**design/flow/config.mk**
```make
export PLATFORM = sky130hd
export DESIGN_NAME = PIEZO_reality_and_damedame
export DESIGN_NICKNAME = PIEZO_reality_and_damedame
export VERILOG_FILES = /design/flow/design.v
export SDC_FILE = /design/flow/constraint.sdc
export NUM_CORES = 4
export LEC_CHECK = 0
export ABC_AREA = 1
export CAP_MARGIN = 20
export CORE_MARGIN = 2
export CORE_UTILIZATION = 72
export CTS_CLUSTER_DIAMETER = 216
export CTS_CLUSTER_SIZE = 32
export SLEW_MARGIN = 20
```
**design/flow/constraint.sdc**
```tcl
create_clock -name core_clock -period 6.12 [get_ports {CLK_1MHZ}]
set_input_delay 1.2240 -clock core_clock [delete_from_list [all_inputs] [get_ports {CLK_1MHZ}]]
set_output_delay 1.2240 -clock core_clock [all_outputs]
set_load 0.01 [all_outputs]
```
**design/flow/design.v**
```verilog
module PIEZO_reality_and_damedame(RESETN,CLK_1MHZ,A,T,SONG );
input RESETN,CLK_1MHZ,A,T;
output SONG;
reg SONG;
reg BUFF,BUFF2;
reg [10:0] freq,freq2;
reg [31:0] CNT_SOUND,CNT_SOUND2;
integer CLK_COUNT,CLK_COUNT2;
integer scale,scale2;
always @(*)
begin
if(A&&~T)
	SONG = BUFF;
else if(~A&&T)
	SONG = BUFF2;	
else 
	SONG =0;
end
always @( posedge CLK_1MHZ)
begin
	case(scale)
		-2: freq <= 0;
		-1: freq <= 0;
		0: freq <= 1012;	 
		1:	freq <= 1516;	  
		2:	freq <= 955;		  
		3: freq <= 1012;	  
		4: freq <= 1136;	  
		5: freq <= 1275;	  
		6: freq <= 1012;	  
		7: freq <= 0;	     
		8: freq <= 1607;	  
		9: freq <= 955;		  
		10: freq <= 1012;	  
		11: freq <= 1136;	  
		12: freq <= 1275;	  
		13: freq <= 1012;	  
		14: freq <= 675;	  
		15: freq <= 758;	  
		16: freq <= 1012;	  
		17: freq <= 0;	 	  
		18: freq <= 1516;	  
		19: freq <= 1351;	  
		20: freq <= 1275;	  
		21: freq <= 1012;	  
		22: freq <= 1136;	  
		23: freq <= 1204;	  
		24: freq <= 1136;	  
		25: freq <= 0;	  
		26: freq <= 1516;	  
		27: freq <= 758;	  
		28: freq <= 851;	  
		29: freq <= 902;	  
		30: freq <= 851;	  
		31: freq <= 0;	  
		32: freq <= 1275;	  
		33: freq <= 851;	  
		34: freq <= 955;	  
		35: freq <= 1012;	  
		36: freq <= 955;	  
		37: freq <= 1012;	  
		38: freq <= 1136;	  
		39: freq <= 0;	 	  
		40: freq <= 1012;	  
		41: freq <= 1516;	  
		42: freq <= 955;	  
		43: freq <= 1012;	  
		44: freq <= 1136;	  
		45: freq <= 1275;	  
		46: freq <= 1012;	  
		47: freq <= 0;	     
		48: freq <= 1607;	  
		49: freq <= 955;	 
		50: freq <= 1012;	  
		51: freq <= 1136;	  
		52: freq <= 1275;	  
		53: freq <= 1012;	  
		54: freq <= 675;	  
		55: freq <= 758;	  
		56: freq <= 1012;	  
		57: freq <= 0;	 	  
		58: freq <= 1516;	  
		59: freq <= 1351;	  
		60: freq <= 1275;	  
		61: freq <= 1012;	  
		62: freq <= 1136;	  
		63: freq <= 1204;	  
		64: freq <= 1136;	  
		65: freq <= 0;	  
		66: freq <= 1516;	  
		67: freq <= 758;	  
		68: freq <= 851;	  
		69: freq <= 902;	  
		70: freq <= 851;	  
		71: freq <= 0;	  
		72: freq <= 1275;	  
		73: freq <= 851;	  
		74: freq <= 955;	  
		75: freq <= 1012;	  
		76: freq <= 1136;	  
		77: freq <= 1275;	  
		78: freq <= 1275;	  
		79: freq <= 0;       
		default: freq <= 0;
	endcase
	case(scale2)
		-2: freq2 <= 0;
		-1: freq2 <= 0;	 
		0: freq2 <= 955;	  
		1: freq2 <= 851;	  
		2: freq2 <= 955;	  
		3: freq2 <= 758;	  
		4: freq2 <= 758;	  
		5: freq2 <= 758;	  
		6: freq2 <= 758;	  
		7: freq2 <= 758;	  
		8: freq2 <= 0;	  
		8: freq2 <= 0;	  
		9: freq2 <= 955;	  
		10: freq2 <= 955;	  
		11: freq2 <= 1012;	
		12: freq2 <= 1012;	
		13: freq2 <= 1012;	
		14: freq2 <= 1012;	
		15: freq2 <= 955;	 
		16: freq2 <= 955;	 
		17: freq2 <= 851;	 
		18: freq2 <= 851;	 
		19: freq2 <= 1136;	  
		20: freq2 <= 1275;	  
		21: freq2 <= 1275;	 
		22: freq2 <= 1275;	 
		23: freq2 <= 1275;	 
		24: freq2 <= 1275;	 
		25: freq2 <= 1275;	 
		26: freq2 <= 1275;	 
		27: freq2 <= 0;	  
		28: freq2 <= 0;	  
		29: freq2 <= 0;	  
		30: freq2 <= 0;	  
		31: freq2 <= 1275;	  
		32: freq2 <= 1431;	  
		33: freq2 <= 1516;	  
		34: freq2 <= 1431;	  
		35: freq2 <= 1431;	  
		36: freq2 <= 1431;	  
		37: freq2 <= 1431;	  
		38: freq2 <= 1431;	  
		39: freq2 <= 0;	  
		40: freq2 <= 0;	  
		41: freq2 <= 1136;	  
		42: freq2 <= 1136;	  
		43: freq2 <= 1012;	 
		44: freq2 <= 1012;	 
		45: freq2 <= 1012;	 
		46: freq2<= 1012;	 
		47: freq2<= 758;	  
		48: freq2 <= 758;	  
		49: freq2 <= 1012;	 
		50: freq2 <= 1012;	 
		51: freq2 <= 851;	 
		52:	freq2 <= 955;	 
		53:	freq2 <= 955;	 
		54:	freq2 <= 955;	 
		55:	freq2 <= 955;	 
		56:	freq2 <= 955;	 
		57:	freq2 <= 955;	 
		58:	freq2 <= 955;	 
		59:	freq2 <= 0;	  
		60:	freq2 <= 0;	  
		61:	freq2 <= 0;	  
		62:	freq2 <= 0;	  
		63:	freq2 <= 955;	 
		64:	freq2 <= 851;	 
		65:	freq2 <= 955;	 
		66:	freq2 <= 758;	  
		67:	freq2 <= 758;	  
		68:	freq2 <= 758;	  
		69:	freq2 <= 758;	  
		70:	freq2 <= 758;	  
		71:	freq2 <= 0;	  
		72:	freq2 <= 0;	  
		73:	freq2 <= 1136;	  
		74:	freq2 <= 1012;	 
		75:	freq2 <= 955;	 
		76:	freq2 <= 955;	 
		77:	freq2 <= 955;	 
		78:	freq2 <= 955;	 
		79:	freq2 <= 851;	 
		80:	freq2 <= 851;	 
		81:	freq2 <= 851;	 
		82:	freq2 <= 851;	 
		83:	freq2 <= 1275;	  
		84:	freq2 <= 1275;	  
		85:	freq2 <= 851;	 
		86:	freq2 <= 851;	 
		87:	freq2 <= 955;	 
		88:	freq2 <= 955;	 
		89:	freq2 <= 955;	 
		90:	freq2 <= 955;	 
		91:	freq2 <= 955;	 
		92:	freq2 <= 955;	 
		93:	freq2 <= 0;	  
		94:	freq2 <= 0;	  
		95:	freq2<= 0;	  
		96:	freq2<= 0;	  
		97:	freq2 <= 1516;	  
		98:	freq2 <= 1431;	  
		99:	freq2 <= 1275;	  
	100:	freq2 <= 1431;	  
	101:	freq2 <= 955;	 
	102:	freq2 <= 955;	 
	103:	freq2 <= 955;	 
	104:	freq2 <= 955;	 
	105:	freq2 <= 955;	 
	106:	freq2 <= 955;	 
	107:	freq2 <= 0;	  
	108:	freq2 <= 0;	  
	109:	freq2 <= 0;	  
	110:	freq2 <= 0;	  
	111:	freq2 <= 0;	  
	112:	freq2 <= 0;	  
	113:	freq2 <= 1516;	 
	114:	freq2<= 1431;	 
	115:	freq2 <= 1275;	  
	116:	freq2 <= 1431;	  
	117:	freq2 <= 851;	 
	118:	freq2 <= 851;	 
	119:	freq2 <= 851;	 
	120:	freq2 <= 851;	 
	121:	freq2 <= 851;	 
	122:	freq2 <= 851;	 
	123:	freq2 <= 0;	  
	124:	freq2 <= 0;	  
	125:	freq2 <= 0;	  
	126:	freq2 <= 0;	  
	127:	freq2 <= 851;	 
	128:	freq2 <= 955;	 
	129:	freq2 <= 1012;	 
	130:	freq2<= 955;	 
	default: freq <= 0;
	endcase		
end
always @(negedge RESETN or posedge CLK_1MHZ)
begin
	if(RESETN==1'b0)
		begin
				scale <= -2;
				BUFF <= 0;
				CNT_SOUND <= 0;
				CLK_COUNT <= 0;
		end
	else
		begin
			if(A)
				begin
					if( scale== -2 || scale == -1||
						 scale == 1|| scale == 2|| scale == 4|| scale == 5 || scale == 7 ||
						 scale == 8|| scale == 9|| scale == 11|| scale == 12|| scale == 15||
						 scale == 17|| scale == 18|| scale == 19|| scale == 20|| scale == 21||
						 scale ==23|| scale ==25|| scale == 26|| scale == 27|| scale == 29||
						 scale ==31|| scale ==32|| scale ==33|| scale ==35 || scale ==37 ||
						 scale ==41|| scale ==42|| scale == 44|| scale == 45|| scale == 47||
						 scale == 48|| scale == 49|| scale == 51|| scale == 52|| scale == 55||
						 scale ==57|| scale ==58|| scale == 59|| scale == 60|| scale == 61||
						 scale ==63|| scale ==65|| scale == 66|| scale == 67|| scale == 69||
						 scale ==71|| scale ==72|| scale == 73|| scale == 75 )
						 begin
								if( (CLK_COUNT < 300000) )         
									begin
										if(CNT_SOUND >= freq)   
											begin
												CNT_SOUND <= 0;   
												BUFF <= ~BUFF;					
												CLK_COUNT <= CLK_COUNT+1; 
											end				
										else   
											begin
												CNT_SOUND <=CNT_SOUND +1;  
												CLK_COUNT <= CLK_COUNT+1;
											end
									end						
								else  
									begin
										CLK_COUNT <= 0;	
										CNT_SOUND <= 0;	
										scale <= scale + 1;
									end
						end
					else if(scale == 3|| scale == 6|| scale ==10|| scale ==22 || scale ==24 ||
						 scale ==28|| scale ==30|| scale == 34|| scale == 39|| scale == 43||
						 scale == 46|| scale == 50|| scale == 62|| scale == 64|| scale == 68 ||scale == 70||
						 scale ==74|| scale ==77|| scale == 79)
							begin
								if( (CLK_COUNT < 600000) )         
									begin
										if(CNT_SOUND >= freq)   
											begin
												CNT_SOUND <= 0;   
												BUFF <= ~BUFF;					
												CLK_COUNT <= CLK_COUNT+1; 
											end				
										else   
											begin
												CNT_SOUND <=CNT_SOUND +1;  
												CLK_COUNT <= CLK_COUNT+1;
											end
									end						
								else  
									begin
										CLK_COUNT <= 0;	
										CNT_SOUND <= 0;
										scale <= scale + 1;
									end
							end	
					else if(scale == 0|| scale ==14|| scale ==36|| scale ==40 || scale ==54 ||
						 scale ==76)
						 begin
								if( (CLK_COUNT < 900000) )         
									begin
										if(CNT_SOUND >= freq)   
											begin
												CNT_SOUND <= 0;   
												BUFF <= ~BUFF;					
												CLK_COUNT <= CLK_COUNT+1; 
											end				
										else   
											begin
												CNT_SOUND <=CNT_SOUND +1;  
												CLK_COUNT <= CLK_COUNT+1;
											end
									end						
								else  
									begin
										CLK_COUNT <= 0;	
										CNT_SOUND <= 0;	
										scale <= scale + 1;
									end
							end
					else if(scale == 13|| scale ==16|| scale ==38|| scale ==53 || scale ==56 ||
						 scale ==78)
						 begin
								if( (CLK_COUNT < 1200000) )         
									begin
										if(CNT_SOUND >= freq)   
											begin
												CNT_SOUND <= 0;   
												BUFF <= ~BUFF;					
												CLK_COUNT <= CLK_COUNT+1; 
											end				
										else   
											begin
												CNT_SOUND <=CNT_SOUND +1;  
												CLK_COUNT <= CLK_COUNT+1;
											end
									end						
								else  
									begin
										CLK_COUNT <= 0;	
										CNT_SOUND <= 0;	
										scale <= scale + 1;
									end
						 end
					else       
						begin
							scale <= -2;
							BUFF  <= 0;
							CNT_SOUND <= 0;
							CLK_COUNT <= 0;
						end
				end
				else 
					begin
							scale <= -2;
							BUFF  <= 0;
							CNT_SOUND <= 0;
							CLK_COUNT <= 0;
					end
			end
end
always @(negedge RESETN or posedge CLK_1MHZ)
begin
	if(RESETN==1'b0)
		begin
				scale2<= -2;
				BUFF2 <= 0;
				CNT_SOUND2 <= 0;
				CLK_COUNT2 <= 0;
		end
	else
		begin	
			if(T)
				begin
					if(scale2 < 131) 
						begin
							if( (CLK_COUNT2 < 250000) )        
											begin
												if(CNT_SOUND2 >= freq2)   
													begin
														CNT_SOUND2 <= 0;   
														BUFF2 <= ~BUFF2;					
														CLK_COUNT2 <= CLK_COUNT2+1; 
													end				
												else   
													begin
														CNT_SOUND2 <=CNT_SOUND2 +1;  
														CLK_COUNT2 <= CLK_COUNT2+1;
													end
												end						
							else 
								begin
									CLK_COUNT2 <= 0;	
									CNT_SOUND2 <= 0;	
									scale2 <= scale2 + 1;
								end
						end
					else
						begin
							CLK_COUNT2 <= 0;	
							CNT_SOUND2 <= 0;	
							scale2 <= -2;
						end
				end
				else
					begin
						scale2<= -2;
						BUFF2 <= 0;
						CNT_SOUND2 <= 0;
						CLK_COUNT2 <= 0;
					end
	  end
end
endmodule
```
**design/flow/run.sh**
```bash
#!/bin/bash
# the make line also repeats each setting of config.mk as NAME=value (left out here)
make -C /OpenROAD-flow-scripts/flow DESIGN_CONFIG=/design/flow/config.mk WORK_HOME=/design/flow/orfs CLKGATE_MAP_FILE= finish
```
==> results of run 1 <==
## metal layers
layer  track usage (%)  wire length, um
met1              42.5            12000
met2              52.4            13300
met3              3.08             1780
met4              7.81              586
met5                 0                0
## stage by stage
stage / worst slack (ps) / power, mW
CTS: 1960 / 2.31
detailed placement: 1970 / 1.55
finish: 1970 / 2.29
global placement: 1970 / 1.54
floorplan: 3100 / 1.51
global route: 1890 / 2.36
## area by class of cell
cell class / instances / area [um^2] / share of cell area (%)
inverter: 238 / 893 / 6.87
timing repair buffer: 8 / 73.8 / 0.568
multi-input combinational: 1166 / 5970 / 46.0
clock inverter: 1 / 8.76 / 0.0674
sequential: 216 / 5480 / 42.2
clock buffer: 15 / 290 / 2.23
tap: 220 / 275 / 2.12
==> flow_results.org, run 1 <==
* Implementation run

** Power and ir drop
- Clk pwr share :: 33.5%
- Part of the total power dissipated in combinational logic :: between 2 and 3%
- The flow reports power dissipated in sequential cells as 1.46 mW.
- In this run switching power makes up 21.1% of total power.
- Flop pwr share :: 63.9%
- Power attributed to combinational cells is 0.0600 mW.
- Internal power summed over all cells :: 1.80 mW
- The power report puts the net switching power at 0.483 mW.
- Leakage Power :: 6.18 nW
- The flow reported a cell area power density of around 180 mW/mm^2.
- Worst vdd rail ir drop :: between 300 and 400 uV
- Total clock network power :: approximately 0.77 mW
- Main power-consuming group :: sequential cells

** GRT
- The number of global-route vias before repair came to 10085.
- Antenna violations before repair :: 0
- Entering global routing, the biggest net connects 97 pins.
- Final global-route overflow total :: 0
- Wire length of the first global-routing pass :: 46200 um
- Across every metal layer, demand over resource in global routing totals 30.7%.

** Worst setup path
- For the worst reg-to-reg path, the endpoint reported by OpenROAD is freq[1].
- Worst-case register-to-register setup slack :: 2620 ps
- For this design, the slowest cell found on the critical path is sky130_fd_sc_hd__clkdlybuf4s50_1.
- The worst setup path is of the input pin to output pin kind.
- All stages included, the depth of the critical timing path comes to 4.
- On the worst path, the slowest cell contributes a delay of 870 ps.
- Dominant delay contributor by cell family on the critical path :: buffers and inverters
- STA shows the worst reg2reg path with a cell count of 17.
- The worst setup path is captured at an output pin.
- The most critical setup path has its endpoint at SONG.
- Highest net fanout along the worst path :: 13
- Buffers plus inverters on the worst setup path :: 2
- Cell seen most often among critical-path stages :: sky130_fd_sc_hd__clkdlybuf4s50_1
- Crit path launch type :: input pin
- In this run the critical register-to-register path is launched from scale2[1].
- The required time at the worst endpoint is listed as approximately 4900 ps.
- The signal on the critical path passes through clkdlybuf4s50_1 -> nand3_1 -> o31ai_1 -> clkdlybuf4s50_1.
- For reference, the critical path is launched at A.
- Data arrives at the worst endpoint at 2930 ps.

** Clocking
- Looking at the clock tree report, the H-tree level count equals 1.
- The tree is rooted in a sky130_fd_sc_hd__clkbuf_16.
- In this run, post-CTS repair resized a total of 0 instances.
- The clock tree has to reach 216 sinks.
- Looking at the worst setup and hold paths, the clock pins of their registers show a slew of 110 ps.
- Counting the buffers created by CTS gives 10.
- Post-CTS timing repair inserted 0 buffers for setup.
- The longest clock path from root to sink contains 3 buffers.
- Cts hold-fix bufs :: 0
- Worst-skew pair later-pin latency :: 470 ps
- TritonCTS built the clock tree.

** Routing
- Nets still carrying antenna violations after routing amount to 0.
- Final routed DRC violation total :: 0
- The routed layout has 10760 vias.
- The number of antenna diodes in the final layout is 0.
- Via density per instance :: 5.77
- According to the report, the first pass of detailed routing completed in 5 iterations.
- After detailed routing, the average wire length per cell comes to 14.9 um.
- Per the detailed-route log, wirelength across all metal layers totals about 28000 um.
- Iteration-0 DRC Markers :: roughly 730

** Yosys
- The synthesized design contains 11 enable-type register cells.
- Cell area after synthesis :: 0.0124 mm^2
- Summing all multiplexer cells gives an area fraction of 0%.
- Per the synthesis report, the single largest cell type by area occupies 26.7% of cell area.
- Among the non-sequential cells, simple AND/OR/NAND/NOR gates take the most area.
- XOR Share, Synth :: 4.25%
- Portion of the post-synthesis area used by sequential elements :: 44.4%
- Of the total synthesized cell area, the portion taken by AND-OR and OR-AND cells is 6.57%.
- Chip Area, Yosys :: approximately 0.012 mm^2
- Dominant flop cell :: sky130_fd_sc_hd__dfrtp_1
- The synthesized netlist handed to floorplanning was reported with a cell count of 1608.
- A synthesized cell averages between 7 and 8 um^2.
- In this run, the synthesized area fraction spent on adder and majority cells is recorded as between 3 and 4%.
- Sorting the synthesized cells by how often they occur yields sky130_fd_sc_hd__nor2_1, sky130_fd_sc_hd__nand2_1, sky130_fd_sc_hd__inv_1.
- Ys async rst share :: about 90%
- In the post-synthesis netlist, the biggest area contributors are sky130_fd_sc_hd__dfrtp_1, sky130_fd_sc_hd__dfstp_2, sky130_fd_sc_hd__nor2_1.
- The synthesis stats list as the most numerous cell sky130_fd_sc_hd__nor2_1.
- Summing the areas of all and, or, nand and nor instances in the mapped netlist gives roughly 33% of the synthesized area.
- Most area-hungry cell type in the Yosys netlist :: sky130_fd_sc_hd__dfrtp_1
- Count of state elements after synthesis :: 216
- After synthesis, the netlist uses roughly 52 different library cells.
- # Cells Yosys :: 1608
- Yosys warning count :: 1

** STA
- Timing would allow up to 241 MHz.
- The final critical path takes up 67.8% of the cycle.
- Endpoints failing hold :: 0
- Relative slew slack :: 50.3%
- Setup violation total in the final timing report :: 0
- The final timing report derives a shortest allowable period of 4150 ps.
- Clock skew on the completed layout was measured at roughly 22 ps.
- Summed negative setup slack over all endpoints :: 0 ps
- Setup repair after global routing left no endpoint under its margin.
- Post-Route Hold Slack :: 469 ps
- For the pin with the worst max-slew slack, the measured transition is 745 ps.
- Max Transition Viols Final :: 0

** Layout
- Share of the core filled with cells :: 77.8%
- The finished cells cover 0.0130 mm^2.
- The area growth from synthesis to layout is 5.14%.
- Filler-free cell count of the finished design :: around 1900
- Final net count :: between 1500 and 2000
- The layout has approximately 1200 filler cells.

** Worst hold path
- Counting instances, the worst hold path has a depth of 1.
- Looking at hold timing, the worst path starts from CLK_COUNT[0].
- According to the hold report, the worst path is of the register to register type.
- Endpoint of the worst hold path :: CLK_COUNT[0]

** Floorplanning
- The floorplan has 47 rows.
- Total die size :: about 0.018 mm^2
- For this design the top-level I/O count stands at 5.
- After floorplanning, the core was sized to cover around 0.017 mm^2.
- Once the floorplan was initialized, standard cells occupied about three quarters of the core.
- Per the OpenROAD floorplan log, the width of the die is 135 um.
- According to the floorplan report, the die height is 135 um.

** Job
- Max-cap violations :: 0
- The stage logs contain a warning count of 34.

** Placement
- HPWL after detailed placement :: 20200 um
- The number of placed instances, taps included, is 1848.
- DP Area :: 0.0127 mm^2
- At the end of routability-driven placement, the weighted congestion stood at roughly 1.1.
- I/O Buffers :: 4

** Status
- The run finished with no timing, DRC or antenna violations.
==> run 2, diff against run 1 <==
- ABC_AREA: 1 -> unset
- CTS_CLUSTER_DIAMETER: 216 -> 349
- CTS_CLUSTER_SIZE: 32 -> 22
- PLACE_DENSITY: unset -> 0.65
- SETUP_SLACK_MARGIN: unset -> 0.41
- clock period: 6.12 -> 3.19 ns (I/O delays scaled with it)
==> flow_results.org, run 2 <==
* Implementation run

** Yosys
- The synthesized area divided by synthesized cell count is 9.20 um^2 (was 7.69 um^2).
- Fraction of post-synthesis cell area in the top cell type by area :: 28.2% (was 26.7%)
- Area fraction in compound gates :: 13.7% (was 6.57%)
- The xor-xnor portion of the synthesized cell area came to 7.33% (was 4.25%).
- Multiplexer share of the synthesized area :: 0.534% (was 0%)
- Combinational family with the most area after synthesis :: simple AND/OR/NAND/NOR gates (unchanged)
- Count of state elements after synthesis :: 216 (unchanged)
- The register share after synthesis was 46.8% (was 44.4%).
- Ys async rst share :: 89.8% (unchanged)
- The total standard cell area after synthesis was 0.0117 mm^2 (was 0.0124 mm^2).
- The number of flops mapped to enable cells by yosys is 11 (unchanged).
- Most common cell in the synthesized netlist :: sky130_fd_sc_hd__nor2_1 (unchanged)
- # Cells Yosys :: 1274 (was 1608)
- The tally of unique sky130hd cells used after synthesis was 78 (was 52).
- The synthesized instance count was 1274 (was 1608).
- The adder and majority cell fraction of the synthesized area is 3.63% (was 3.44%).
- The area reported by Yosys stat is 0.0117 mm^2 (was 0.0124 mm^2).
- Synth top area cells: sky130_fd_sc_hd__dfrtp_1, sky130_fd_sc_hd__dfstp_2, sky130_fd_sc_hd__nor2_1 (unchanged).
- Yosys warning count :: 1 (unchanged)
- The prevailing post-synth register cell is sky130_fd_sc_hd__dfrtp_1 (unchanged).
- The simple-gate share of the synthesized area came to 24.1% (was 32.8%).
- The cell taking the most area after synthesis is sky130_fd_sc_hd__dfrtp_1 (unchanged).
- Leading cell types by count after synthesis :: sky130_fd_sc_hd__nor2_1, sky130_fd_sc_hd__dfrtp_1, sky130_fd_sc_hd__nand2_1 (was sky130_fd_sc_hd__nor2_1, sky130_fd_sc_hd__nand2_1, sky130_fd_sc_hd__inv_1)

** Clocking
- The worst-case clock buffer depth came to 3 (unchanged).
- Total number of clock tree sinks :: 216 (unchanged)
- H-Tree Level Count :: 1 (unchanged)
- Clock transition at path regs :: 110 ps (about the same)
- Worst-skew pair later-pin latency :: 500 ps (was 470 ps)
- Inserted Clock Buffers :: 13 (was 10)
- Clock tree from TritonCTS :: built (unchanged)
- The number of hold buffers added after cts was 0 (unchanged).
- The root buffer selected by CTS was sky130_fd_sc_hd__clkbuf_16 (unchanged).

** Job
- The max-cap check violation count was 0 (unchanged).
- Warning total across the stage logs :: 37 (was 34)

** Placement
- The count of placed standard cells including taps was 1538 (was 1848).
- The final weighted congestion in routability-driven placement was 1.00 (was 1.05).
- The count of port buffers added during placement came to 4 (unchanged).
- HPWL after detailed placement :: 18800 um (was 20200 um)

** Power and ir drop
- The power group with the largest share was sequential cells (unchanged).
- Clk pwr share :: 37.8% (was 33.5%)
- Internal power summed over all cells :: 3.67 mW (was 1.80 mW)
- The post-route total power was 4.80 mW (was 2.29 mW).
- The sequential share of power is 58.5% (was 63.9%).
- The power dissipated in combinational cells came to 0.178 mW (was 0.0600 mW).
- Sw power :: 1.14 mW (was 0.483 mW)
- Leakage Power :: 6.20 nW (was 6.18 nW)
- The ratio of total power to cell area is 321 mW/mm^2 (was 176 mW/mm^2).
- The combinational cell fraction of total power is 3.7% (was 2.6%).
- The power consumed by sequential cells was 2.81 mW (was 1.46 mW).
- Total clock network power :: 1.82 mW (was 0.766 mW)
- The fraction of power spent switching nets came to 23.7% (was 21.1%).
- Worst vdd rail ir drop :: 497 uV (was 303 uV)

** GRT
- Vias in the first global route :: 10379 (was 10085)
- All-Layer GR Usage :: 35.5% (was 30.7%)
- Maximum number of pins on one net before global-route repair :: 82 (was 97)
- The global-route wire length before repair came to 50900 um (was 46200 um).
- Antenna violations before repair :: 3 (was 0)
- The total global routing overflow was 0 (unchanged).

** Status
- Layout check failures :: negative setup slack
- Run status :: finished with violations (was finished clean)

** Floorplanning
- Vertical die dimension :: 132 um (was 135 um)
- The x dimension of the die was 132 um (was 135 um).
- The area enclosed by the die boundary came to 0.0173 mm^2 (was 0.0182 mm^2).
- The top-level port count is 5 (unchanged).
- Area of the placeable core :: 0.0159 mm^2 (was 0.0167 mm^2)
- The placement row count is 46 (was 47).
- The initial standard-cell utilization of the core came to 73.8% (was 74.0%).

** Layout
- The final design utilization was 94.2% (was 77.8%).
- The signed area change from the synthesized netlist to the final layout is 27.7% (was 5.14%).
- The final cell count without fillers came to 1651 (was 1864).
- Final net count :: 1464 (was 1678)

** STA
- Counting I/O delays and the setup requirement, the final critical path takes ~4400 ps.
- Post-Route Hold Slack :: 195 ps (was 469 ps)
- Slew @ Worst Pin :: 1080 ps (was 745 ps)
- Share of the clock period used by the worst path after layout :: 137% (was 67.8%)
- Highest achievable clock rate :: approximately 230 MHz
- Final worst slack :: -1190 ps (was 1970 ps)
- The sum of negative setup slack was -81430 ps (was 0 ps).
- The final setup violation count is 106 (was 0).
- Unrepaired setup endpoints after global routing :: yes (was no)
- Endpoints failing hold :: 0 (unchanged)
- The max-slew violation count is 0 (unchanged).
- Clock Skews :: 28.0 ps (was 22.5 ps)
- The relative max-transition margin was 28.3% (was 50.3%).

** Routing
- Count of TritonRoute iterations in the first routing pass :: 20 (was 5)
- Via density per instance :: 7.74 (was 5.77)
- Routed via count :: 12774 (was 10760)
- Iteration-0 DRC Markers :: 2695 (was 729)
- The average wire per cell in the routed design was 29.5 um (was 14.9 um).
- The final antenna-violating net count was 0 (unchanged).
- The number of design rule violations left after detail routing came to 0 (unchanged).
- The total wirelength of the detailed-routed design came to 48700 um (was 27700 um).

** Worst setup path
- The category of cells accounting for the largest share of critical-path delay is AND-OR/OR-AND gates (was buffers and inverters).
- Buffers plus inverters on the worst setup path :: 4 (was 2)
- The cell repeated most along the worst path was sky130_fd_sc_hd__o21ai_4 (was sky130_fd_sc_hd__clkdlybuf4s50_1).
- The signal arrival time at the worst endpoint was 4780 ps (was 2930 ps).
- The largest stage delay on the critical path came to 830 ps (was 870 ps).
- Category of the worst setup path capture point :: register (was output pin)
- Crit path DRT :: 3590 ps (was 4900 ps)
- Worst-case register-to-register setup slack :: -1190 ps (was 2620 ps)
- The source of the worst register-to-register timing path is scale[5] (was scale2[1]).
- The capture instance of the worst register-to-register path is CLK_COUNT[17] (was freq[1]).
- The count of cell instances traversed by the critical path came to 13 (was 4).
- Register-to-Register Path Depth :: 13 (was 17)
- Termination of the worst setup path :: CLK_COUNT[17] (was SONG)
- Slowest-stage cell, CP :: sky130_fd_sc_hd__a21oi_1 (was sky130_fd_sc_hd__clkdlybuf4s50_1)
- The type of origin of the critical path was a register (was input pin).
- Cell breakdown of the critical path: buf_4 -> nand2_1 -> o21ai_4 -> a32o_2 -> a21oi_4 -> a21oi_1 -> mux2i_4 -> nor4_4 -> o21ai_4 -> buf_8 -> buf_12 -> clkbuf_16 -> nor2_2 (was clkdlybuf4s50_1 -> nand3_1 -> o31ai_1 -> clkdlybuf4s50_1).
- The largest fanout on the critical path was 7 (was 13).
- Worst setup path startpoint :: scale[5] (was A)
- The type of the worst setup path is register to register (was input pin to output pin).

** Worst hold path
- Class of the tightest hold or removal check :: input pin to async pin (was register to register)
## run 2: per-layer routing
layer | global-route usage [%] | up-vias | routed length, um
li1 | - | 4789 | -
met1 | 47.0 | 5799 | 14800
met2 | 60.8 | 1528 | 21000
met3 | 4.78 | 654 | 6990
met4 | 12.0 | 4 | 5920
met5 | 0 | - | 23
## run 2: layout make-up
type / count / area [um^2]
Clock buffer: 21 / 377
Timing Repair Buffer: 158 / 1570
Sequential cell: 216 / 5490
Tap cell: 216 / 270
Inverter: 51 / 200
Multi-Input combinational cell: 986 / 7040
Antenna cell: 3 / 7.51
Fill cell: 465 / 927
## run 2: metrics by stage
step                cell area, um^2  setup WS, ps
global placement              12700          55.9
detailed placement            12700         -45.6
finish                        15000         -1190
floorplan                     12100           226
global route                  15000         -1120
CTS                           13800          43.9
## run 2: repair_timing
action / 4_1_cts / 5_1_grt
resized: 91 / 177
cloned: 5 / 6
pin swaps: 33 / 74
setup buffers: 47 / 31
setup endpoints to repair: 117 / 132
==> run 3, diff against run 2 <==
- ABC_AREA: unset -> 1
- CAP_MARGIN: 20 -> 15
- CELL_PAD_IN_SITES_DETAIL_PLACEMENT: unset -> 2
- CORE_ASPECT_RATIO: unset -> 0.52
- CORE_UTILIZATION: 72 -> 67
- CTS_CLUSTER_DIAMETER: 349 -> 281
- CTS_CLUSTER_SIZE: 22 -> 16
- GPL_ROUTABILITY_DRIVEN: unset -> 1
- GPL_TIMING_DRIVEN: unset -> 0
- HOLD_SLACK_MARGIN: unset -> 0.29
- PLACE_DENSITY: 0.65 -> unset
- PLACE_DENSITY_LB_ADDON: unset -> 0.06
- SETUP_SLACK_MARGIN: 0.41 -> 0.64
- clock period: 3.19 -> 9.2 ns (I/O delays scaled with it)
==> flow_results.org, run 3 <==
#+TITLE: Flow metrics

** Yosys
- The synthesized area divided by synthesized cell count was 7.69 um^2 (was 9.20 um^2).
- The total standard cell area after synthesis came to 0.0124 mm^2 (was 0.0117 mm^2).
- The portion of netlist area occupied by mux cells came to 0% (was 0.534%).
- The main logic family after synthesis is simple AND/OR/NAND/NOR gates (unchanged).
- The count of state elements after synthesis is 216 (unchanged).
- Chip Area, Yosys :: 0.0124 mm^2 (was 0.0117 mm^2)
- The tally of unique sky130hd cells used after synthesis was 52 (was 78).
- The simple-gate share of the synthesized area is 32.8% (was 24.1%).
- Leading cell types by count after synthesis: sky130_fd_sc_hd__nor2_1, sky130_fd_sc_hd__nand2_1, sky130_fd_sc_hd__inv_1 (was sky130_fd_sc_hd__nor2_1, sky130_fd_sc_hd__dfrtp_1, sky130_fd_sc_hd__nand2_1).
- The number of cells in the yosys synthesis report is 1608 (was 1274).
- The register share after synthesis came to 44.4% (was 46.8%).
- Ys async rst share :: 89.8% (unchanged)
- Synth top area cells: sky130_fd_sc_hd__dfrtp_1, sky130_fd_sc_hd__dfstp_2, sky130_fd_sc_hd__nor2_1 (unchanged).
- Number of synthesized flops with an enable pin :: 11 (unchanged)
- The complex-gate fraction of the synthesized area was 6.57% (was 13.7%).
- The cell with the most instances after synthesis is sky130_fd_sc_hd__nor2_1 (unchanged).
- The xor-xnor portion of the synthesized cell area came to 4.25% (was 7.33%).
- The adder and majority cell fraction of the synthesized area was 3.44% (was 3.63%).
- The fraction of post-synthesis cell area in the top cell type by area is 26.7% (was 28.2%).
- Dominant flop cell :: sky130_fd_sc_hd__dfrtp_1 (unchanged)
- Number of instances in the synthesized netlist :: 1608 (was 1274)
- Yosys warning count :: 1 (unchanged)
- The cell taking the most area after synthesis is sky130_fd_sc_hd__dfrtp_1 (unchanged).

** Status
- First error :: [ERROR DPL-0033] detailed placement checks failed during check placement.
- Per the run summary, the flow got no further than detailed placement.
- Run status: aborted with a tool error (was finished with violations).

** Floorplanning
- Area of the placeable core :: 0.0179 mm^2 (was 0.0159 mm^2)
- The top-level port count came to 5 (unchanged).
- The placement row count came to 35 (was 46).
- The die extent in y came to 102 um (was 132 um).
- The x dimension of the die was 192 um (was 132 um).
- Total die size :: 0.0196 mm^2 (was 0.0173 mm^2)
- The initial standard-cell utilization of the core came to 69.2% (was 73.8%).

** Placement
- The final weighted congestion in routability-driven placement came to 0.992 (was 1.00).
- The count of port buffers added during placement is 4 (unchanged).
[run 3: through the flow]
| step | setup slack [ps] | area (um^2) | hold slack, ps | instances | TNS [ps] |
|---|---|---|---|---|---|
| floorplan | 4950 | 12500 | 433 | 1647 | 0 |
| global placement | -1410 | 12800 | 453 | 1891 | -182630 |
==> run 4, diff against run 3 <==
- ABC_AREA: 1 -> unset
- CAP_MARGIN: 15 -> 20
- CELL_PAD_IN_SITES_DETAIL_PLACEMENT: 2 -> unset
- CORE_ASPECT_RATIO: 0.52 -> unset
- CORE_UTILIZATION: 67 -> 72
- CTS_CLUSTER_DIAMETER: 281 -> 95
- CTS_CLUSTER_SIZE: 16 -> 21
- GPL_ROUTABILITY_DRIVEN: 1 -> unset
- GPL_TIMING_DRIVEN: 0 -> unset
- HOLD_SLACK_MARGIN: 0.29 -> unset
- PLACE_DENSITY_LB_ADDON: 0.06 -> 0.25
- SETUP_SLACK_MARGIN: 0.64 -> 0.25
- clock period: 9.2 -> 2.98 ns (I/O delays scaled with it)
==> flow_results.org, run 4 <==
#+TITLE: Flow metrics

** Placement
- DP Area :: 0.0134 mm^2
- HPWL after detailed placement :: 22000 um
- The count of port buffers added during placement was 4 (unchanged).
- Placer congestion estimate :: 0.989 (was 0.992)

** Clocking
- Number of buffers between clock root and the deepest sink :: 3
- H-Tree Level Count :: 1
- Total number of clock tree sinks :: 216
- Clock root cell :: sky130_fd_sc_hd__clkbuf_16
- CTS added clock buffers totalling 14.

** Yosys
- The adder and majority cell fraction of the synthesized area came to 3.63% (was 3.44%).
- Count of state elements after synthesis :: 216 (unchanged)
- Leading cell types by count after synthesis: sky130_fd_sc_hd__nor2_1, sky130_fd_sc_hd__dfrtp_1, sky130_fd_sc_hd__nand2_1 (was sky130_fd_sc_hd__nor2_1, sky130_fd_sc_hd__nand2_1, sky130_fd_sc_hd__inv_1).
- Number of synthesized flops with an enable pin :: 11 (unchanged)
- The synthesized area divided by synthesized cell count was 9.20 um^2 (was 7.69 um^2).
- The number of cells in the yosys synthesis report came to 1274 (was 1608).
- The fraction of post-synthesis cell area in the top cell type by area is 28.2% (was 26.7%).
- Multiplexer share of the synthesized area :: 0.534% (was 0%)
- Cell area after synthesis :: 0.0117 mm^2 (was 0.0124 mm^2)
- Portion of the post-synthesis area used by sequential elements :: 46.8% (was 44.4%)
- The synthesized instance count is 1274 (was 1608).
- The cell with the most instances after synthesis is sky130_fd_sc_hd__nor2_1 (unchanged).
- Basic-gate share of the synthesized area counting and, or, nand and nor cells :: 24.1% (was 32.8%)
- Ys async rst share :: 89.8% (unchanged)
- The area reported by Yosys stat was 0.0117 mm^2 (was 0.0124 mm^2).
- XOR Share, Synth :: 7.33% (was 4.25%)
- Dominant flop cell :: sky130_fd_sc_hd__dfrtp_1 (unchanged)
- Synth top area cells: sky130_fd_sc_hd__dfrtp_1, sky130_fd_sc_hd__dfstp_2, sky130_fd_sc_hd__nor2_1 (unchanged).
- The Yosys warning count came to 1 (unchanged).
- Most area-hungry cell type in the Yosys netlist :: sky130_fd_sc_hd__dfrtp_1 (unchanged)
- Combinational family with the most area after synthesis :: simple AND/OR/NAND/NOR gates (unchanged)
- The complex-gate fraction of the synthesized area is 13.7% (was 6.57%).
- Distinct cells, synth :: 78 (was 52)

** Status
- Last stage reached :: global routing (was detailed placement)
- Run status: aborted with a tool error (unchanged).
- First error :: [ERROR DPL-0038] Utilization greater than 100%, impossible to legalize (was [ERROR DPL-0033] detailed placement checks failed during check placement.)

** Floorplanning
- The initial standard-cell utilization of the core was 73.8% (was 69.2%).
- The area enclosed by the die boundary came to 0.0173 mm^2 (was 0.0196 mm^2).
- Area of the placeable core :: 0.0159 mm^2 (was 0.0179 mm^2)
- Vertical die dimension :: 132 um (was 102 um)
- Ports placed on the boundary :: 5 (unchanged)
- The x dimension of the die came to 132 um (was 192 um).
- The placement row count is 46 (was 35).
## run 4: timing repair
item | 4_1_cts
gates resized | 113
buffers inserted | 29
pin swaps | 41
cloned | 4
setup endpoints to repair | 128
hold buffers | 0
## run 4: stage by stage
step / std cells / hold slack (ps) / worst slack (ps) / utilization (%) / power [mW]
floorplan: 1313 / 300 / 16.3 / - / 3.10
global placement: 1629 / 447 / -464 / 84.3 / 3.18
detailed placement: 1629 / 451 / -669 / 84.3 / 3.19
CTS: 1686 / 195 / -130 / 92.1 / 5.16
==> run 5, diff against run 4 <==
- CAP_MARGIN: 20 -> 10
- CORE_UTILIZATION: 72 -> 66
- CTS_CLUSTER_DIAMETER: 95 -> unset
- CTS_CLUSTER_SIZE: 21 -> 36
- PLACE_DENSITY_LB_ADDON: 0.25 -> unset
- SETUP_SLACK_MARGIN: 0.25 -> 0.23
- SLEW_MARGIN: 20 -> 30
- clock period: 2.98 -> 4.03 ns (I/O delays scaled with it)
==> flow_results.org, run 5 <==
* Implementation run

** Worst hold path
- The worst hold path belongs to the class input pin to async pin.

** Job
- Max-cap violations :: 0
- Warning total across the stage logs :: 34

** Worst setup path
- Cell breakdown of the critical path :: buf_4 -> or3b_1 -> a211oi_2 -> a32o_1 -> a221oi_1 -> a31oi_1 -> nor4_2 -> nor4_1 -> o21ai_2 -> or2_1 -> nor2_1
- The OpenROAD report gives the critical path a required time of 4450 ps.
- The critical path runs through a total of 11 cells.
- Worst setup path startpoint :: scale[3]
- Slowest-stage cell, CP :: sky130_fd_sc_hd__nor4_1
- The worst setup path is captured at a register.
- Among cell families on the critical path, the largest total delay comes from simple AND/OR/NAND/NOR gates.
- Crit path launch type :: register
- Crit Reg-Reg Endpoint :: CNT_SOUND[10]
- In this run the critical register-to-register path is launched from scale[3].
- Following the worst setup path forward leads to its endpoint at CNT_SOUND[10].
- The arrival time of data at the worst endpoint is listed as 4060 ps.
- Highest net fanout along the worst path :: 13
- Looking at the setup timing report, the critical path kind is register to register.
- Largest incremental delay on the critical path :: 490 ps
- Register-to-Register Path Depth :: 11
- The timing report notes that buffer and inverter cells on the critical path total 1.
- The worst-case reg-to-reg setup slack stands at 390 ps.

** STA
- The pin closest to its max-slew limit shows a slew of 826 ps.
- Summed negative setup slack over all endpoints :: 0 ps
- Per the final timing report, the hold violations number 0.
- For this run, the top clock speed supported by timing is 275 MHz.
- Share of the clock period used by the worst path after layout :: roughly 90%
- Clock period minus final worst setup slack :: 3640 ps
- The final timing report lists clock skew as 10.4 ps.
- The final timing report counts setup violations totalling 0.
- Max Transition Viols Final :: 0
- The worst-case max-slew headroom was logged as 44.2%.
- Setup repair after global routing left no endpoint under its margin.

** Clocking
- TritonCTS built the clock tree.
- The clock sink count is 216 (unchanged).
- H-Tree Level Count :: 1 (unchanged)
- Inserted Clock Buffers :: 24 (was 14)
- The root buffer selected by CTS is sky130_fd_sc_hd__clkbuf_16 (unchanged).
- Clock transition at path regs :: 60 ps
- Number of buffers between clock root and the deepest sink :: 3 (unchanged)
- Clock latency on the worst-skew pair, taken at its later pin, is 500 ps.

** GRT
- All-Layer GR Usage :: 27.9%
- Entering global routing, the biggest net connects 64 pins.
- Antenna violations before repair :: 0
- Wire length of the first global-routing pass :: between 40000 and 50000 um
- Summed over all layers, the global routing overflow is 0.
- The number of global-route vias before repair came to 9032.

** Yosys
- Combinational family with the most area after synthesis :: simple AND/OR/NAND/NOR gates (unchanged)
- The count of state elements after synthesis was 216 (unchanged).
- Most common cell in the synthesized netlist :: sky130_fd_sc_hd__nor2_1 (unchanged)
- XOR Share, Synth :: 7.33% (unchanged)
- The synthesized instance count is 1274 (unchanged).
- The area reported by Yosys stat is 0.0117 mm^2 (unchanged).
- The adder and majority cell fraction of the synthesized area was 3.63% (unchanged).
- Number of synthesized flops with an enable pin :: 11 (unchanged)
- Leading cell types by count after synthesis :: sky130_fd_sc_hd__nor2_1, sky130_fd_sc_hd__dfrtp_1, sky130_fd_sc_hd__nand2_1 (unchanged)
- The tally of unique sky130hd cells used after synthesis came to 78 (unchanged).
- Most area-hungry cell type in the Yosys netlist :: sky130_fd_sc_hd__dfrtp_1 (unchanged)
- The number of cells in the yosys synthesis report came to 1274 (unchanged).
- The synthesized area divided by synthesized cell count is 9.20 um^2 (unchanged).
- Ys async rst share :: 89.8% (unchanged)
- The complex-gate fraction of the synthesized area came to 13.7% (unchanged).
- The total standard cell area after synthesis came to 0.0117 mm^2 (unchanged).
- Synth top area cells: sky130_fd_sc_hd__dfrtp_1, sky130_fd_sc_hd__dfstp_2, sky130_fd_sc_hd__nor2_1 (unchanged).
- The fraction of post-synthesis cell area in the top cell type by area is 28.2% (unchanged).
- Portion of the post-synthesis area used by sequential elements :: 46.8% (unchanged)
- Basic-gate share of the synthesized area counting and, or, nand and nor cells :: 24.1% (unchanged)
- Yosys warning count :: 1 (unchanged)
- The portion of netlist area occupied by mux cells came to 0.534% (unchanged).
- The prevailing post-synth register cell is sky130_fd_sc_hd__dfrtp_1 (unchanged).

** Layout
- Final net count :: roughly 1400
- The sequential cells in the finished layout cover a total of 0.00549 mm^2.
- Per the layout report, the design carries roughly 1300 filler cells.
- Post-route cell area :: 0.0130 mm^2
- Between the synthesized netlist and the finished layout, the area growth was recorded as 11.1%.
- Share of the core filled with cells :: between 70% and 80%
- Filler-free cell count of the finished design :: 1557
- Area of combinational cells with multiple inputs :: roughly 0.006 mm^2

** Placement
- The HPWL after detailed placement came to 17200 um (was 22000 um).
- I/O Buffers :: 4 (unchanged)
- Placer congestion estimate :: 0.953 (was 0.989)
- Post-placement cell count :: 1513 (was 1629)
- DP Area :: 0.0122 mm^2 (was 0.0134 mm^2)

** Routing
- The script parses the final routing iteration and logs DRC violations as 0.
- Final wirelength :: 25800 um
- Routed via count :: 9423
- According to the report, the first pass of detailed routing completed in 6 iterations.
- Via density per instance :: 6.05
- The number of antenna diodes in the final layout is 0.
- Average wire per cell in the routed design :: 16.6 um
- After the first detailed-routing iteration, the DRC count stood at 827.
- Remaining antenna violation count after routing :: 0

** Power and ir drop
- Summed over all sequential cells, the power is 2.22 mW.
- Overall power consumption after layout is estimated at 4.40 mW.
- Net switching is 20.8% of the power.
- Total clock network power :: 2.09 mW
- Main power-consuming group :: sequential cells
- Power density normalized to cell area :: around 340 mW/mm^2
- IR analysis of the VDD net gives a maximum drop of ~360 uV.
- Flop pwr share :: roughly half
- Clk pwr share :: 47.5%
- The share of total power dissipated in combinational logic is 2.0%.
- For this design the total switching power over the nets is ~0.92 mW.
- Leakage Power :: about 5.5 nW
- Power consumed by combinational cells :: approximately 0.087 mW
- Cell internal power was estimated by the tool at 3.48 mW.

** Floorplanning
- The x dimension of the die came to 137 um (was 132 um).
- The core footprint is 0.0174 mm^2 (was 0.0159 mm^2).
- Std cell rows :: 48 (was 46)
- Vertical die dimension :: 137 um (was 132 um)
- The area enclosed by the die boundary is 0.0188 mm^2 (was 0.0173 mm^2).
- The initial standard-cell utilization of the core came to 67.5% (was 73.8%).
- The top-level port count was 5 (unchanged).

** Status
- Run status :: finished clean (was aborted with a tool error)
run 5: timing repair:
action	in CTS	in global routing
buffers inserted	0	0
hold buffers	0	0
resized	0	9
setup endpoints to repair	0	43
run 5: stage by stage:
stage          setup slack [ps]  hold slack, ps
3_5_place_dp                307             459
2_1_floorplan               842             433
6_report                    394             263
5_1_grt                     237             284
3_3_place_gp              -2.07             447
4_1_cts                     267             270
run 5: per-layer routing:
layer  vias up  track usage, %  wire, um
met3        61            3.90      1330
li1       4568               -         -
met2       290            45.7     12300
met4         0            7.10       583
met5         -               0         0
met1      4504            39.3     11600
run 5: final cells by class:
| type | instances | area share [%] |
|---|---|---|
| tap | 225 | 2.16 |
| timing repair buffer | 37 | 2.37 |
| sequential | 216 | 42.2 |
| clock buffer | 36 | 5.61 |
| multi-input combinational | 984 | 45.9 |
| clock inverter | 8 | 0.337 |
| inverter | 51 | 1.47 |
==> run 6, diff against run 5 <==
- ABC_AREA: unset -> 0
- CAP_MARGIN: 10 -> 20
- CELL_PAD_IN_SITES_DETAIL_PLACEMENT: unset -> 2
- CORE_ASPECT_RATIO: unset -> 1.72
- CORE_MARGIN: 2 -> 3
- CORE_UTILIZATION: 66 -> 55
- CTS_CLUSTER_DIAMETER: unset -> 281
- CTS_CLUSTER_SIZE: 36 -> 16
- GPL_ROUTABILITY_DRIVEN: unset -> 1
- GPL_TIMING_DRIVEN: unset -> 1
- HOLD_SLACK_MARGIN: unset -> 0.29
- PLACE_DENSITY: unset -> 0.52
- SETUP_SLACK_MARGIN: 0.23 -> 1.27
- SLEW_MARGIN: 30 -> 20
- TNS_END_PERCENT: unset -> 100
- clock period: 4.03 -> 9.2 ns (I/O delays scaled with it)
==> flow_results.org, run 6 <==
#+TITLE: Flow metrics

** Yosys
- The total standard cell area after synthesis was 0.0117 mm^2 (unchanged).
- The cell with the most instances after synthesis is sky130_fd_sc_hd__nor2_1 (unchanged).
- Yosys warning count :: 1 (unchanged)
- Most area-hungry cell type in the Yosys netlist :: sky130_fd_sc_hd__dfrtp_1 (unchanged)
- The simple-gate share of the synthesized area was 24.1% (unchanged).
- The number of cells in the yosys synthesis report is 1274 (unchanged).
- Synthesized-area fraction occupied by adder cells :: 3.63% (unchanged)
- Count of state elements after synthesis :: 216 (unchanged)
- Portion of the post-synthesis area used by sequential elements :: 46.8% (unchanged)
- The area reported by Yosys stat was 0.0117 mm^2 (unchanged).
- The synthesized area divided by synthesized cell count is 9.20 um^2 (unchanged).
- The fraction of post-synthesis cell area in the top cell type by area is 28.2% (unchanged).
- Number of instances in the synthesized netlist :: 1274 (unchanged)
- Multiplexer share of the synthesized area :: 0.534% (unchanged)
- Synth top area cells :: sky130_fd_sc_hd__dfrtp_1, sky130_fd_sc_hd__dfstp_2, sky130_fd_sc_hd__nor2_1 (unchanged)
- The complex-gate fraction of the synthesized area was 13.7% (unchanged).
- The tally of unique sky130hd cells used after synthesis came to 78 (unchanged).
- The async set or reset register ratio after synthesis is 89.8% (unchanged).
- Dominant flop cell :: sky130_fd_sc_hd__dfrtp_1 (unchanged)
- The xor-xnor portion of the synthesized cell area came to 7.33% (unchanged).
- Leading cell types by count after synthesis: sky130_fd_sc_hd__nor2_1, sky130_fd_sc_hd__dfrtp_1, sky130_fd_sc_hd__nand2_1 (unchanged).
- The number of flops mapped to enable cells by yosys was 11 (unchanged).
- Combinational family with the most area after synthesis :: simple AND/OR/NAND/NOR gates (unchanged)

** Status
- First error :: [ERROR DPL-0033] detailed placement checks failed during check placement.
- Last stage reached :: detailed placement
- Run status: aborted with a tool error (was finished clean).

** Floorplanning
- The die extent in y was 197 um (was 137 um).
- The placement row count was 69 (was 48).
- Ports placed on the boundary :: 5 (unchanged)
- Total die size :: 0.0232 mm^2 (was 0.0188 mm^2)
- The x dimension of the die came to 117 um (was 137 um).
- The core footprint came to 0.0208 mm^2 (was 0.0174 mm^2).
- Floorplan utilization :: 56.3% (was 67.5%)

** Placement
- I/O Buffers :: 4 (unchanged)
- The final weighted congestion in routability-driven placement is 0.945 (was 0.953).
run 6: through the flow:
step	total power, mW	area (um^2)
after floorplan	1.00	11900
after global placement	1.03	12100
==> run 7, diff against run 6 <==
- ABC_AREA: 0 -> unset
- CELL_PAD_IN_SITES_DETAIL_PLACEMENT: 2 -> unset
- CORE_ASPECT_RATIO: 1.72 -> unset
- CORE_MARGIN: 3 -> 2
- CORE_UTILIZATION: 55 -> 40
- CTS_CLUSTER_DIAMETER: 281 -> unset
- CTS_CLUSTER_SIZE: 16 -> unset
- GPL_ROUTABILITY_DRIVEN: 1 -> unset
- GPL_TIMING_DRIVEN: 1 -> unset
- HOLD_SLACK_MARGIN: 0.29 -> unset
- PLACE_DENSITY: 0.52 -> unset
- SETUP_SLACK_MARGIN: 1.27 -> 0.62
- TNS_END_PERCENT: 100 -> unset
- clock period: 9.2 -> 5.36 ns (I/O delays scaled with it)
==> flow_results.org, run 7 <==
* Implementation run

** Worst hold path
- Cell depth of the worst min-delay path :: 1
- Hold Path Origin :: CLK_COUNT2[0]
- Checking hold timing, the worst path is listed with class register to register.
- Endpoint of the worst hold path :: CLK_COUNT2[0]

** Worst setup path
- Worst-case register-to-register setup slack :: 1310 ps
- Data arrives at the worst endpoint at 4460 ps.
- The launch point of the worst register-to-register path is recorded as scale[3].
- The number of cells on the worst reg-to-reg path is 10.
- For the worst reg-to-reg path, the endpoint reported by OpenROAD is scale[27].
- Termination of the worst setup path :: scale[27]
- Highest net fanout along the worst path :: 34
- Category of the worst setup path capture point :: register
- Slowest-stage cell, CP :: sky130_fd_sc_hd__dfstp_2
- Crit path launch type :: register
- OpenSTA lists the critical path startpoint as scale[3].
- Cell breakdown of the critical path :: or3b_2 -> o21ai_1 -> a32o_1 -> a21oi_1 -> o221a_2 -> nor4_1 -> and2_1 -> o211ai_1 -> nor2_1 -> nor2_1
- STA puts the critical path data required time at 5770 ps.
- Critical Path Stages :: 10
- Dominant delay contributor by cell family on the critical path :: simple AND/OR/NAND/NOR gates
- Cell seen most often among critical-path stages :: sky130_fd_sc_hd__nor2_1
- Largest incremental delay on the critical path :: 890 ps
- The critical path is of the register to register type.
- Counting both buffers and inverters, the worst setup path holds a total of 0.

** Yosys
- Synth top area cells: sky130_fd_sc_hd__dfrtp_1, sky130_fd_sc_hd__dfstp_2, sky130_fd_sc_hd__nor2_1 (unchanged).
- Ys async rst share :: 89.8% (unchanged)
- The adder and majority cell fraction of the synthesized area was 3.63% (unchanged).
- The portion of netlist area occupied by mux cells was 0.534% (unchanged).
- The xor-xnor portion of the synthesized cell area came to 7.33% (unchanged).
- The synthesized area divided by synthesized cell count is 9.20 um^2 (unchanged).
- The tally of unique sky130hd cells used after synthesis was 78 (unchanged).
- The total standard cell area after synthesis is 0.0117 mm^2 (unchanged).
- The register share after synthesis is 46.8% (unchanged).
- The synthesized instance count is 1274 (unchanged).
- # Cells Yosys :: 1274 (unchanged)
- The count of state elements after synthesis is 216 (unchanged).
- Area fraction in compound gates :: 13.7% (unchanged)
- Combinational family with the most area after synthesis :: simple AND/OR/NAND/NOR gates (unchanged)
- Leading cell types by count after synthesis: sky130_fd_sc_hd__nor2_1, sky130_fd_sc_hd__dfrtp_1, sky130_fd_sc_hd__nand2_1 (unchanged).
- The area reported by Yosys stat is 0.0117 mm^2 (unchanged).
- The fraction of post-synthesis cell area in the top cell type by area was 28.2% (unchanged).
- The simple-gate share of the synthesized area is 24.1% (unchanged).
- The prevailing post-synth register cell is sky130_fd_sc_hd__dfrtp_1 (unchanged).
- The cell with the most instances after synthesis is sky130_fd_sc_hd__nor2_1 (unchanged).
- Yosys warning count :: 1 (unchanged)
- Most area-hungry cell type in the Yosys netlist :: sky130_fd_sc_hd__dfrtp_1 (unchanged)
- Number of synthesized flops with an enable pin :: 11 (unchanged)

** STA
- Endpoints failing hold :: 0
- OpenROAD reports that the post-layout worst path occupies between 70% and 80% of the period.
- Setup violations remaining at the end of the flow were counted as 0.
- Unrepaired setup endpoints after global routing :: no
- Relative slew slack :: 32.8%
- Clock Skews :: approximately 11 ps
- Post-Route Hold Slack :: 479 ps
- Slew @ Worst Pin :: 1010 ps
- In the final timing run, aggregate negative setup slack is 0 ps.
- Clock period minus final worst setup slack :: 4050 ps
- Highest achievable clock rate :: about 250 MHz
- Max Transition Viols Final :: 0

** Power and ir drop
- The clock network burns 50.5% of the power.
- The power report shows net switching accounting for 20.9% of the total.
- Worst vdd rail ir drop :: 177 uV
- Main power-consuming group :: clock
- Part of the total power dissipated in combinational logic :: 1.8%
- Internal power summed over all cells :: between 2 and 3 mW
- Power density normalized to cell area :: 268 mW/mm^2
- Seq group :: 1.67 mW
- Total clock network power :: 1.77 mW
- Summed over all nets, the switching power comes to 0.730 mW.
- Leakage Power :: 5.41 nW
- Flop pwr share :: roughly 48%
- Power consumed by combinational cells :: 0.0631 mW

** Placement
- The final weighted congestion in routability-driven placement came to 0.872 (was 0.945).
- DP Area :: 0.0122 mm^2
- I/O Buffers :: 4 (unchanged)
- The wire-length estimate of the detail-placed layout is ~16000 um.

** Floorplanning
- DIE WIDTH :: 175 um (was 117 um)
- Std cell rows :: 62 (was 69)
- Vertical die dimension :: 175 um (was 197 um)
- Area of the placeable core :: 0.0288 mm^2 (was 0.0208 mm^2)
- Total die size :: 0.0307 mm^2 (was 0.0232 mm^2)
- The initial standard-cell utilization of the core is 40.7% (was 56.3%).
- The top-level port count was 5 (unchanged).

** Routing
- For this block, the via count after detailed routing is 9104.
- Routed met3 length :: 1180 um
- Final wirelength :: around 25000 um
- The routed layout reports a DRC error count of 0.
- Count of TritonRoute iterations in the first routing pass :: 5
- Number of antenna repair diodes :: 0
- Via density per instance :: between 5 and 6
- The routed design shows a wire length per standard cell of 14.7 um.
- In the per-layer summary, the met1 wirelength comes to approximately 12000 um.
- Remaining antenna violation count after routing :: 0
- The highest layer touched by signal routing is met4.
- In the detailed route, the total length drawn on met2 is between 10000 and 15000 um.
- Iteration-0 DRC Markers :: approximately 740

** GRT
- Overall routing resource usage recorded by global route was 16.1%.
- Maximum number of pins on one net before global-route repair :: 119
- Wire length of the first global-routing pass :: ~42000 um
- The number of global-route vias before repair came to ~8800.
- The number of antenna violations at the first check in global routing came to 0.
- For this run the aggregate overflow at the end of global routing stands at 0.

** Status
- Run status: finished clean (was aborted with a tool error).

** Job
- Summing over the stages, the warning tally comes to 34.
- Max-cap violations :: 0

** Clocking
- Clock transition at path regs :: about 60 ps
- In this run, CTS created clock tree buffers numbering 24.
- For this design, the sink count on the clock tree is 216.
- For the worst-skew pair, the clock arrives at the later sink with an insertion delay of 520 ps.
- TritonCTS built the clock tree.
- CTS built an H-tree with a depth of 1.
- Number of buffers between clock root and the deepest sink :: 3
- Clock root cell :: sky130_fd_sc_hd__clkbuf_16
- Post_cts resized :: 0
- Number of buffers inserted to repair setup after CTS :: 0
- Cts hold-fix bufs :: 0

** Layout
- Fill count :: 2746
- At the end of the flow, the number of nets in the layout was between 1000 and 1500.
- Post-route cell area :: 0.0131 mm^2
- Layout-stage area growth over the synthesis result :: 11.4%
## run 7: per-layer routing
layer | track usage, % | up-vias
li1 | - | 4505
met1 | 22.7 | 4345
met2 | 26.0 | 210
met3 | 2.18 | 44
met4 | 4.76 | 0
met5 | 0 | -
## run 7: layout make-up
type                    count  area (um^2)  share of cell area, %
clock buffers              35          734                   5.63
clock inverters             9          129                  0.988
well taps                 384          480                   3.68
multi-input cells         984         5930                   45.4
repair buffers             10          101                  0.777
flip-flops and latches    216         5480                   42.0
inverters                  51          191                   1.47
## run 7: stage by stage
step	setup slack (ps)	util (%)	cells	total power, mW
2_1_floorplan	2170	-	1313	1.72
3_3_place_gp	1430	42.3	1645	1.76
3_5_place_dp	1320	42.3	1645	1.77
4_1_cts	1330	45.3	1689	3.56
5_1_grt	956	45.3	1689	3.63
6_report	1310	45.3	1689	3.50
==> run 8, diff against run 7 <==
- ABC_AREA: unset -> 1
- CAP_MARGIN: 20 -> 15
- CELL_PAD_IN_SITES_DETAIL_PLACEMENT: unset -> 2
- CORE_ASPECT_RATIO: unset -> 0.52
- CORE_UTILIZATION: 40 -> 56
- CTS_CLUSTER_DIAMETER: unset -> 281
- CTS_CLUSTER_SIZE: unset -> 16
- GPL_ROUTABILITY_DRIVEN: unset -> 1
- GPL_TIMING_DRIVEN: unset -> 0
- HOLD_SLACK_MARGIN: unset -> 0.29
- PLACE_DENSITY: unset -> 0.52
- SETUP_SLACK_MARGIN: 0.62 -> 0.64
- TNS_END_PERCENT: unset -> 85
- clock period: 5.36 -> 9.2 ns (I/O delays scaled with it)
==> flow_results.org, run 8 <==
#+TITLE: Flow metrics

** Yosys
- Count of state elements after synthesis :: 216 (unchanged)
- Portion of the post-synthesis area used by sequential elements :: 44.4% (was 46.8%)
- The main logic family after synthesis was simple AND/OR/NAND/NOR gates (unchanged).
- The simple-gate share of the synthesized area was 32.8% (was 24.1%).
- XOR Share, Synth :: 4.25% (was 7.33%)
- The complex-gate fraction of the synthesized area was 6.57% (was 13.7%).
- The async set or reset register ratio after synthesis was 89.8% (unchanged).
- The number of flops mapped to enable cells by yosys is 11 (unchanged).
- The adder and majority cell fraction of the synthesized area is 3.44% (was 3.63%).
- Synth top area cells: sky130_fd_sc_hd__dfrtp_1, sky130_fd_sc_hd__dfstp_2, sky130_fd_sc_hd__nor2_1 (unchanged).
- The cell with the most instances after synthesis is sky130_fd_sc_hd__nor2_1 (unchanged).
- Multiplexer share of the synthesized area :: 0% (was 0.534%)
- Synthesized area per cell :: 7.69 um^2 (was 9.20 um^2)
- Leading cell types by count after synthesis :: sky130_fd_sc_hd__nor2_1, sky130_fd_sc_hd__nand2_1, sky130_fd_sc_hd__inv_1 (was sky130_fd_sc_hd__nor2_1, sky130_fd_sc_hd__dfrtp_1, sky130_fd_sc_hd__nand2_1)
- The area reported by Yosys stat came to 0.0124 mm^2 (was 0.0117 mm^2).
- The tally of unique sky130hd cells used after synthesis was 52 (was 78).
- The cell taking the most area after synthesis is sky130_fd_sc_hd__dfrtp_1 (unchanged).
- Fraction of post-synthesis cell area in the top cell type by area :: 26.7% (was 28.2%)
- Dominant flop cell :: sky130_fd_sc_hd__dfrtp_1 (unchanged)
- The total standard cell area after synthesis is 0.0124 mm^2 (was 0.0117 mm^2).
- The synthesized instance count is 1608 (was 1274).
- The Yosys warning count is 1 (unchanged).
- # Cells Yosys :: 1608 (was 1274)

** Floorplanning
- The x dimension of the die was 210 um (was 175 um).
- Std cell rows :: 39 (was 62)
- The die extent in y was 111 um (was 175 um).
- The initial standard-cell utilization of the core is 56.7% (was 40.7%).
- Total die size :: 0.0233 mm^2 (was 0.0307 mm^2)
- The top-level port count was 5 (unchanged).
- Area of the placeable core :: 0.0218 mm^2 (was 0.0288 mm^2)

** Status
- The first error in the log reads "[ERROR DPL-0033] detailed placement checks failed during check placement".
- Last stage reached :: detailed placement
- Run status :: aborted with a tool error (was finished clean)

** Placement
- Placer congestion estimate :: 1.05 (was 0.872)
- The count of port buffers added during placement came to 4 (unchanged).
==> run 9, diff against run 8 <==
- ABC_AREA: 1 -> unset
- CAP_MARGIN: 15 -> 20
- CELL_PAD_IN_SITES_DETAIL_PLACEMENT: 2 -> unset
- CORE_ASPECT_RATIO: 0.52 -> 1.18
- CORE_UTILIZATION: 56 -> 72
- CTS_CLUSTER_DIAMETER: 281 -> 194
- CTS_CLUSTER_SIZE: 16 -> 28
- GPL_TIMING_DRIVEN: 0 -> 1
- HOLD_SLACK_MARGIN: 0.29 -> unset
- PLACE_DENSITY: 0.52 -> unset
- PLACE_DENSITY_LB_ADDON: unset -> 0.06
- SETUP_SLACK_MARGIN: 0.64 -> 0.87
- TNS_END_PERCENT: 85 -> unset
- clock period: 9.2 -> 3.01 ns (I/O delays scaled with it)
==> flow_results.org, run 9 <==
#+TITLE: Flow metrics

** Yosys
- The cell with the most instances after synthesis was sky130_fd_sc_hd__nor2_1 (unchanged).
- Synth top area cells :: sky130_fd_sc_hd__dfrtp_1, sky130_fd_sc_hd__dfstp_2, sky130_fd_sc_hd__nor2_1 (unchanged)
- The simple-gate share of the synthesized area was 24.1% (was 32.8%).
- XOR Share, Synth :: 7.33% (was 4.25%)
- The count of state elements after synthesis came to 216 (unchanged).
- Cell area after synthesis :: 0.0117 mm^2 (was 0.0124 mm^2)
- The portion of netlist area occupied by mux cells was 0.534% (was 0%).
- Number of synthesized flops with an enable pin :: 11 (unchanged)
- The area reported by Yosys stat came to 0.0117 mm^2 (was 0.0124 mm^2).
- Leading cell types by count after synthesis: sky130_fd_sc_hd__nor2_1, sky130_fd_sc_hd__dfrtp_1, sky130_fd_sc_hd__nand2_1 (was sky130_fd_sc_hd__nor2_1, sky130_fd_sc_hd__nand2_1, sky130_fd_sc_hd__inv_1).
- Area fraction in compound gates :: 13.7% (was 6.57%)
- The Yosys warning count was 1 (unchanged).
- The synthesized instance count is 1274 (was 1608).
- The tally of unique sky130hd cells used after synthesis was 78 (was 52).
- Dominant flop cell :: sky130_fd_sc_hd__dfrtp_1 (unchanged)
- Synthesized area per cell :: 9.20 um^2 (was 7.69 um^2)
- The main logic family after synthesis was simple AND/OR/NAND/NOR gates (unchanged).
- Most area-hungry cell type in the Yosys netlist :: sky130_fd_sc_hd__dfrtp_1 (unchanged)
- The register share after synthesis is 46.8% (was 44.4%).
- Fraction of post-synthesis cell area in the top cell type by area :: 28.2% (was 26.7%)
- Synthesized-area fraction occupied by adder cells :: 3.63% (was 3.44%)
- The async set or reset register ratio after synthesis was 89.8% (unchanged).
- The number of cells in the yosys synthesis report was 1274 (was 1608).

** Floorplanning
- The placement row count was 50 (was 39).
- The area enclosed by the die boundary came to 0.0173 mm^2 (was 0.0233 mm^2).
- The initial standard-cell utilization of the core was 73.7% (was 56.7%).
- DIE WIDTH :: 121 um (was 210 um)
- The die extent in y came to 143 um (was 111 um).
- The core footprint was 0.0159 mm^2 (was 0.0218 mm^2).
- The top-level port count came to 5 (unchanged).

** Clocking
- CTS placed an instance of sky130_fd_sc_hd__clkbuf_16 at the clock tree root.
- H-Tree Level Count :: 1
- Clock tree synthesis inserted a total of 11 buffers.
- Cts hold-fix bufs :: 0
- Total number of clock tree sinks :: between 200 and 250
- Number of buffers between clock root and the deepest sink :: 3

** Placement
- Post-placement cell count :: 1592
- Placer congestion estimate :: 0.977 (was 1.05)
- I/O Buffers :: 4 (unchanged)
- Summed over all nets, the half-perimeter wirelength after detailed placement is 20500 um.
- DP Area :: 0.0132 mm^2

** Status
- Run status: aborted with a tool error (unchanged).
- Last stage reached :: global routing (was detailed placement)
- First error :: [ERROR DPL-0038] Utilization greater than 100%, impossible to legalize (was [ERROR DPL-0033] detailed placement checks failed during check placement.)
run 9: stage by stage:
| stage | hold WS (ps) | utilization, % | setup WS (ps) | setup TNS, ps |
|---|---|---|---|---|
| floorplan | 306 | - | 46.9 | 0 |
| global placement | 456 | 82.8 | -84.6 | -3380 |
| detailed placement | 470 | 82.8 | -247 | -10820 |
| CTS | 193 | 93.0 | -71.0 | -1050 |
run 9: timing repair:
item,in CTS
gates cloned,8
setup endpoints to repair,188
buffers inserted,47
pin swaps,83
gates resized,210
Power and IR drop assume default switching activity.
